== run A ==
==> flow/design.v <==
module mdc (clk, rst_n, start, A, B, out, done);
input clk, rst_n, start;
input [7:0] A, B;
output reg [7:0] out;
output reg done;
reg [1:0] state;
reg [7:0] A_aux, B_aux;
localparam IDLE = 2'b00;
localparam SUBTRACT = 2'b01;
localparam FINISHED = 2'b10;
always @(posedge clk or negedge rst_n) begin
    if (!rst_n) begin
        state <= IDLE;
        out <= 0;
        done <= 0;
    end else begin
        done <= 0;
        case (state)
            IDLE: begin
                state <= IDLE;
                if (start) begin
                    state <= SUBTRACT;
                    A_aux <= A;
                    B_aux <= B;
                end
            end
            SUBTRACT: begin
                state <= SUBTRACT;
                if (A_aux > B_aux)
                    A_aux <= A_aux - B_aux;
                else if (B_aux > A_aux)
                    B_aux <= B_aux - A_aux;
                else
                    state <= FINISHED;
            end
            FINISHED: begin
                state <= IDLE;
                done <= 1;
                out <= A_aux;
            end
            default: state <= IDLE;
        endcase
    end
end
endmodule
clock: 2.07 ns
lec_check: 0
abc_area: 1
cap_margin: 40
core_margin: 2
core_utilization: 68
cts_buf_list: sky130_fd_sc_hd__clkbuf_16
cts_cluster_size: 89
gpl_timing_driven: 1
hold_slack_margin: 0.24
setup_slack_margin: -0.13
slew_margin: 20
run.sh (not shown) runs the stock make flow with config.mk's settings and CLKGATE_MAP_FILE=.
From the logs: run A reached the end of the flow and failed the layout checks with setup timing.
What run B does differently from run A at the input level:
- PLACE_DENSITY newly set to 0.35
- CORE_UTILIZATION changed from 68 to 72
- CAP_MARGIN changed from 40 to 0
- HOLD_SLACK_MARGIN changed from 0.24 to 0.29
- the clock period (ns, I/O delays scaled along) changed from 2.07 to 1.99
## What came out
- Die outline height (run B vs. run A) decreases by a few percent
- Relative to run A, placed instance count has gone up in run B.
- Run B: number of rows created at floorplan 1 below run A
- NOTE: estimated wirelength of the detail-placed design in run B exceeds that of run A
- Diff run A..run B | cell count after synthesis | unchanged
- Of run B and run A, not a single run came through the flow clean.
- STATUS run=run A STAGES=ALL_DONE FINAL_CHECKS=FAILED CAUSE=setup timing
--- input diff run B..run C ---
- changing CAP_MARGIN from 0 to 40
- changing CORE_UTILIZATION from 72 to 66
- changing PLACE_DENSITY from 0.35 to 0.44
### Flow results
The flow completed for run C, but it is not clean: the layout still shows setup timing.
Against run B, run C comes in 1 higher on row count.
Taking run B as the reference, in run C worst-case setup slack after placement shows an increase of 0.19 ns, horizontal die size shows an increase of 4.1%.
Setup changes, run C to run D
- CORE_UTILIZATION now 68, was 66
- PLACE_DENSITY no longer set, was 0.44
- the clock period (ns, I/O delays scaled along) now 1.89, was 1.99
[summary]
- Run D reports its capture point of the worst path as B_aux[0]$_DFFE_PP_ while run C reports B_aux[1]$_DFFE_PP_.
- Run D vs. run C: cell count after placement +7, global-route wire length before repair saw an increase, clock distribution area overhead in the final layout shrank by 0.20 points, placed instance area went up by 2.9%.
- To summarise run D: no stage aborted, but the layout did not pass its checks, failing on setup timing.
- Looking at total half-perimeter wirelength after legalization and detailed placement, run D sits 370 um higher than run C does.
#### Input delta (run E over run D)
- GPL_TIMING_DRIVEN no longer set, was 1
- CTS_CLUSTER_SIZE no longer set, was 89
- HOLD_SLACK_MARGIN no longer set, was 0.29
- SETUP_SLACK_MARGIN no longer set, was -0.13
- ABC_AREA no longer set, was 1
- CORE_UTILIZATION now 66, was 68
- the clock period (ns, I/O delays scaled along) now 2.17, was 1.89
Notes after the runs:
Flow for run E halted at 4_1_cts, error code DPL-0033.
Run E ended up with a higher pre-CTS setup slack than run D did.
Sort run E and run D by instance area at placement, ascending, and run D comes first.
Going from run D to run E, net count entering floorplan went down by 14%, global placement routability congestion grew by about 0.6%.

## build 46
RTL: the design.v shown in full above, as it stands there.
export LEC_CHECK = 0
export CAP_MARGIN = 20
export CORE_MARGIN = 2
export CORE_UTILIZATION = 68
export CTS_BUF_LIST = sky130_fd_sc_hd__clkbuf_16
export CTS_CLUSTER_SIZE = 23
export SLEW_MARGIN = 20
create_clock -name core_clock -period 2.16 [get_ports {clk}]
Status(build 46) = ERROR, stage = 5_1_grt
Setup changes, build 46 to build 67
- a change of CORE_UTILIZATION from 68 to 59
- a deleted CTS_CLUSTER_SIZE that had been 23
- a change of the clock period (ns, I/O delays scaled along) from 2.16 to 1.86
Findings:
Run status, build 67: aborted in 5_1_grt, error DPL-0033
In the reports for build 67 and build 46, the larger final weighted congestion in routability-driven placement belongs to build 67.
Between build 67 and build 46, post-place instance area is higher for build 67, build 46 comes in under that.
Build 67 — die width 6.9% higher, build 46 as reference
Post-cts resize count in build 67 vs build 46: up 11
[compare] base=build 46 new=build 67: setup slack after placement dropped 0.23 ns; netlist area before placement barely changed.
Build 67 vs build 46: starting density of the core down in build 67
| post-placement cell count | build 67 vs build 46 | 12% higher |
Re count of buffers added by post-CTS timing repair for setup: build 67 and build 46 aren't equal, and the lower value belongs to build 46.
[inputs] build 33 vs build 67
- swapping 59 for 72 in CORE_UTILIZATION
- putting ABC_AREA at 1 where nothing was set
- swapping 1.86 for 2.27 in the clock period (ns, I/O delays scaled along)
Results
Status(build 33) = ERROR, stage = 5_1_grt
Build 33: simple-gate portion of the synthesized area 12 points above build 67
Fraction of the mapped netlist area in adder cells delta for build 33 relative to build 67: 0.59 points higher
Compared with build 67, build 33 shows net count after synthesis that has gone up by more than 10%.
Going from build 67 to build 33, synthesized cell count grew by more than 10%.
The area after synthesis of build 33 is lower than that of build 67.
Looking only at post-CTS setup buffer count, and setting everything else aside, the higher value of build 67 and build 33 goes to build 67.
Relative to build 33, the following input files were edited for build 80:
- CORE_UTILIZATION now 63, was 72
- ABC_AREA no longer set, was 1
==> comparison <==
Build 80 did not stop at any stage, and its layout met the timing, design-rule and antenna checks. In build 80, initial core utilization is lower than in build 33. Cell area after technology mapping was lower in the run labelled build 33. Build 80 gives less area fraction in full adders, half adders and majority gates than build 33 did. | synthesized cell count | build 80 vs build 33 | about 17% lower |. Build 33 ended up with simple AND/OR/NAND/NOR gates as its top logic cell family in the synthesized netlist; build 80 ended up with AND-OR/OR-AND gates.
#### Input delta (build 81 over build 80)
- CORE_UTILIZATION changed from 63 to 65
- HOLD_SLACK_MARGIN newly set to -0.1
- the clock period (ns, I/O delays scaled along) changed from 2.27 to 2.16
[summary]
Of build 81 and build 80, only build 80 finishes the flow clean.
Finished, but not clean: build 81, with setup timing.
When the final numbers for build 81 and build 80 were put side by side, the longest individual stage delay on the worst path turned out to be smaller in build 81.
In the flow results for build 81 and build 80, the half-perimeter wire length after detailed placement is smaller on build 80.
Required time of the critical path in build 81 is 0.09 ns below build 80.
Final weighted congestion in routability-driven placement for build 81: 4.7% down relative to build 80
Build 81 reports its last element of the critical path as B_aux[1] while build 80 reports B_aux[4].

RTL: the design.v shown in full above, as it stands there.
clock: 4.0 ns
lec_check: 0
cap_margin: 15
core_margin: 10
core_utilization: 43
cts_buf_list: sky130_fd_sc_hd__clkbuf_16
hold_slack_margin: 0.23
slew_margin: 15
The baseline ran to the end with no violations.
==> next run, changes <==
Settings changed: CAP_MARGIN 15 to 20, CORE_MARGIN 10 to 2, CORE_UTILIZATION 43 to 40, GPL_ROUTABILITY_DRIVEN from default to 0, HOLD_SLACK_MARGIN 0.23 to default, PLACE_DENSITY_LB_ADDON from default to 0.0, SLEW_MARGIN 15 to 20.
Result: Sequential power barely changes; total power rose by 3.9%; cell area rose by 2.0%; sequential share of layout area fell by 0.66 points; routed wire length rose by 1.7%.
==> next run, changes <==
Settings changed: GPL_ROUTABILITY_DRIVEN 0 to default, PLACE_DENSITY_LB_ADDON 0.0 to default.
Clock period 4.0 ns to 2.85 ns, I/O delays scaled along.
Effect: The new run produced a clean layout. Utilization rises by 0.18 points. Sequential power rises by a quarter to a third. Power rises by well over a third. Worst setup slack degrades by 0.71 ns. Design area rises slightly.
==> next run, changes <==
Settings changed: CORE_UTILIZATION 40 to 72, CTS_CLUSTER_SIZE from default to 98.
Clock period 2.85 ns to 4.03 ns, I/O delays scaled along.
=> Wire length grows by roughly a tenth. Critical path depth shrinks by 1. Clock-buffer cell count stays the same. Via count grows by roughly a tenth. Worst hold slack improves by 0.0065 ns. Worst setup slack improves by 0.56 ns. Die area shrinks by well over a third.
==> next run, changes <==
Settings changed: CAP_MARGIN 20 to 35, CORE_ASPECT_RATIO from default to 0.5, CTS_CLUSTER_DIAMETER from default to 396, CTS_CLUSTER_SIZE 98 to 10, HOLD_SLACK_MARGIN from default to 0.29, SETUP_SLACK_MARGIN from default to 1.18.
After rerunning: Routed wire length came out higher by a little under a tenth. Synthesized cell count does not change. First-iteration DRC count came out higher by well over a third. Via count goes up by a few percent. Global-route usage is higher by 2.8 points. Die area grows slightly.
==> next run, changes <==
Settings changed: CAP_MARGIN 35 to 40, CORE_ASPECT_RATIO 0.5 to default, CORE_UTILIZATION 72 to 68, CTS_CLUSTER_DIAMETER 396 to default, CTS_CLUSTER_SIZE 10 to default, HOLD_SLACK_MARGIN 0.29 to default, SETUP_SLACK_MARGIN 1.18 to default.
Clock period 4.03 ns to 2.16 ns, I/O delays scaled along.
Effect:
- Now the flow did not get past global routing
- synthesized cell count does not change
- synthesized area is unchanged
- die size rose by 4.6%

RTL: the design.v shown in full above, as it stands there.
make LEC_CHECK=0 CAP_MARGIN=20 CORE_ASPECT_RATIO=0.5 CORE_MARGIN=2 CORE_UTILIZATION=69 CTS_BUF_LIST=sky130_fd_sc_hd__clkbuf_16 SLEW_MARGIN=20 TNS_END_PERCENT=15 finish   # period 4.0 ns
==> next run, changes <==
CELL_PAD_IN_SITES_DETAIL_PLACEMENT = 1   (was not set)
CELL_PAD_IN_SITES_GLOBAL_PLACEMENT = 1   (was not set)
CORE_ASPECT_RATIO = not set   (was 0.5)
CORE_MARGIN = 8   (was 2)
CORE_UTILIZATION = 67   (was 69)
CTS_CLUSTER_DIAMETER = 356   (was not set)
GPL_ROUTABILITY_DRIVEN = 0   (was not set)
MIN_ROUTING_LAYER = met2   (was not set)
PLACE_DENSITY_LB_ADDON = 0.28   (was not set)
SETUP_SLACK_MARGIN = 0.2   (was not set)
TNS_END_PERCENT = not set   (was 15)
Now the flow ended with an error in global placement without I/O.
Die area increases by 48%.
Area after synthesis does not change.
Synthesized cell count is unchanged.
==> next run, changes <==
CORE_UTILIZATION = 40   (was 67)
CTS_CLUSTER_DIAMETER = not set   (was 356)
Effect: This time the run went through all stages and came out clean. Synthesized area stays the same. Die area is higher by well over a third. Synthesized cell count stays the same.
==> next run, changes <==
CAP_MARGIN = 15   (was 20)
CELL_PAD_IN_SITES_DETAIL_PLACEMENT = not set   (was 1)
CELL_PAD_IN_SITES_GLOBAL_PLACEMENT = not set   (was 1)
CORE_MARGIN = 10   (was 8)
CORE_UTILIZATION = 43   (was 40)
HOLD_SLACK_MARGIN = 0.23   (was not set)
MIN_ROUTING_LAYER = not set   (was met2)
PLACE_DENSITY_LB_ADDON = 0.1   (was 0.28)
SETUP_SLACK_MARGIN = not set   (was 0.2)
SLEW_MARGIN = 15   (was 20)
TNS_END_PERCENT = 40   (was not set)
After rerunning: Maximum frequency goes up by about 3.5%. Worst hold slack loses 0.0039 ns. Global-route usage goes down by 9.8 points. Total power goes down by 3.2%. Register-to-register slack gains 0.09 ns. Worst setup slack gains 0.095 ns.
==> next run, changes <==
CORE_ASPECT_RATIO = 0.9   (was not set)
CORE_MARGIN = 4   (was 10)
CTS_CLUSTER_DIAMETER = 304   (was not set)
GPL_ROUTABILITY_DRIVEN = 1   (was 0)
GPL_TIMING_DRIVEN = 0   (was not set)
PLACE_DENSITY_LB_ADDON = 0.02   (was 0.1)
After rerunning:
- The new run completed without violations
- count of clock-buffer cells in the layout is higher by 1
- power is higher by 5.8%
- routed wire length is higher by 1.7%
- global-route usage is higher by 4.8 points
- setup slack loses 0.057 ns
- flip-flop count is unchanged
==> next run, changes <==
CAP_MARGIN = 0   (was 15)
CORE_ASPECT_RATIO = not set   (was 0.9)
CORE_MARGIN = 2   (was 4)
CORE_UTILIZATION = 66   (was 43)
CTS_CLUSTER_DIAMETER = not set   (was 304)
GPL_ROUTABILITY_DRIVEN = not set   (was 1)
GPL_TIMING_DRIVEN = not set   (was 0)
HOLD_SLACK_MARGIN = not set   (was 0.23)
PLACE_DENSITY_LB_ADDON = not set   (was 0.02)
SLEW_MARGIN = 20   (was 15)
TNS_END_PERCENT = not set   (was 40)
clock period = 2.15 ns   (was 4.0 ns; I/O delays follow)
Outcome: The changed run never finished: it broke off in global routing (DPL-0038); die size falls by 40%; area after synthesis does not change; synthesized cell count is unchanged.

build 72:
Starts from the design.v that is shown in full above.
Settings: LEC_CHECK=0, CAP_MARGIN=20, CORE_MARGIN=2, CORE_UTILIZATION=68, CTS_BUF_LIST=sky130_fd_sc_hd__clkbuf_16, CTS_CLUSTER_SIZE=21, SLEW_MARGIN=20; clock period 2.15 ns.
Build 72 did not finish: a tool error stopped it during global routing.
Input-level comparison between build 11 and build 72:
Settings: a deleted CTS_CLUSTER_SIZE that had been 21; a change of CAP_MARGIN from 20 to 40; a change of the clock period (ns, I/O delays scaled along) from 2.15 to 2.12.
--- outcome ---
- Build 11 did not run to completion, as it errored out during clock tree synthesis.
- Cell count after placement up about 2.2% in build 11 wrt build 72
- Initial core utilization: build 72 vs build 11, no meaningful difference
- As far as number of flip-flops and latches in the synthesized netlist goes, build 72 and build 11 are indistinguishable; the numbers are identical.
- Post-synthesis sequential area ratio essentially unchanged between build 72 and build 11.
- Diff build 11..build 72 | synthesized-area fraction occupied by adder cells | unchanged
- From build 72 to build 11 the numbers moved as follows: global placement routability congestion was more or less identical; count of mapped cells out of synthesis stayed essentially flat; HPWL reported at the end of detailed placement has increased; cell area after synthesis held.
- Build 11: post-place setup slack 4.7 ps below build 72
- Build 72 and build 11 ended up with roughly the same area of the synthesized netlist per yosys stat.
Edits applied to the flow inputs when going from build 11 to build 57:
Settings: the clock period (ns, I/O delays scaled along) changed from 2.12 to 2.21.
Build 57 never completed; the flow aborted with a tool error in global routing.
Comparing build 11 against build 57, there is no change at all in floorplan row count.
Build 57 vs build 11: routability-driven placement congestion ratio down by a few percent
Diff build 11..build 57 | post-synth area from yosys stat | unchanged
Build 11 -> build 57: number of standard cells reported by yosys delta 0, exact match
In terms of area of the die, build 57 and build 11 differ only marginally.
Changes in build 17 relative to build 57:
Settings: GPL_TIMING_DRIVEN: unset -> 1; CTS_CLUSTER_SIZE: unset -> 89; SETUP_SLACK_MARGIN: unset -> -0.13; the clock period (ns, I/O delays scaled along): 2.21 -> 3.94.
[summary]
- Build 17 closes out successfully: all stages finished, all timing, DRC and antenna checks passed.
- Post-CTS setup buffer count in build 17 is 5 lower than in build 57
- On die size, build 57 tracks build 17 almost exactly.
- Compared with build 57, in build 17 synthesized netlist cell count was more or less identical; yosys cell count was more or less identical; clock buffer count from CTS was more or less identical; share of synthesized cell area in full adder, half adder and majority cells was more or less identical; cell area after placement went down by 7.9%.
- Build 17 ends up with a post-DP HPWL that is 21% lower than in build 57.
- Comparing build 17 against build 57, there is no change at all in synthesized net count.

Setup of run 1:
// mdc: RTL as listed in full above, without the edits since
clock: 2.46 ns
lec_check: 0
abc_area: 1
cap_margin: 20
core_margin: 2
core_utilization: 69
cts_buf_list: sky130_fd_sc_hd__clkbuf_16
place_density: 0.36
setup_slack_margin: 0.12
slew_margin: 40
No stage failed in run 1, and the final checks on the layout all came back clean.
Here is what was changed in the inputs of run 2 compared with run 1.
Settings: a deleted PLACE_DENSITY that had been 0.36; a change of SETUP_SLACK_MARGIN from 0.12 to -0.12; an added CORE_ASPECT_RATIO of 1.32; a change of SLEW_MARGIN from 40 to 20; a change of the clock period (ns, I/O delays scaled along) from 2.46 to 2.17.
Findings:
Of run 1 and run 2, just one finished clean: run 1.
Every stage of run 2 finished as expected; the final checks, on the other hand, flagged setup timing, which means the layout fails.
Comparing run 2 and run 1, the lower setup slack on the worst flop-to-flop path was measured on run 2.
For maximum vdd drop, dividing the value from run 1 by the value from run 2 gives 1.3.
Pre-CTS worst setup slack: run 2 lower than run 1
Compared with run 1, run 2 shows a higher sequential power.
[diff] total power, run 2 relative to run 1: regression
[inputs] run 3 vs run 2
Settings: changing CORE_UTILIZATION from 69 to 68; removing SETUP_SLACK_MARGIN (formerly -0.12); removing CORE_ASPECT_RATIO (formerly 1.32); changing the clock period (ns, I/O delays scaled along) from 2.17 to 1.99.
### Flow results
- Run 3: it failed during global routing, and the tool reported GRT-0232.
- Run 3 against run 2: number of rows in the core area now sits lower; die area has increased; placed instance count rose 9; floorplan core density shows a reduction of 3.0 points.
> inputs changed (run 3 -> run 4)
Settings: ABC_AREA removed (was 1); CORE_UTILIZATION changed from 68 to 40; the clock period (ns, I/O delays scaled along) changed from 1.99 to 4.0.
[summary]
Row area fraction in mux cells: run 4 higher / run 3 lower
Per the comparison of run 4 with run 3, cell area after technology mapping went up by about 5%; synthesis area per yosys went up about 5%.
Sort run 3 and run 4 by count of buffers added by post-CTS timing repair for setup asc -> top: run 4
Run 4 finished every stage and its layout cleared the timing, design-rule and antenna checks.
Power figures rest on the tool's default switching activity, not on a simulated workload.
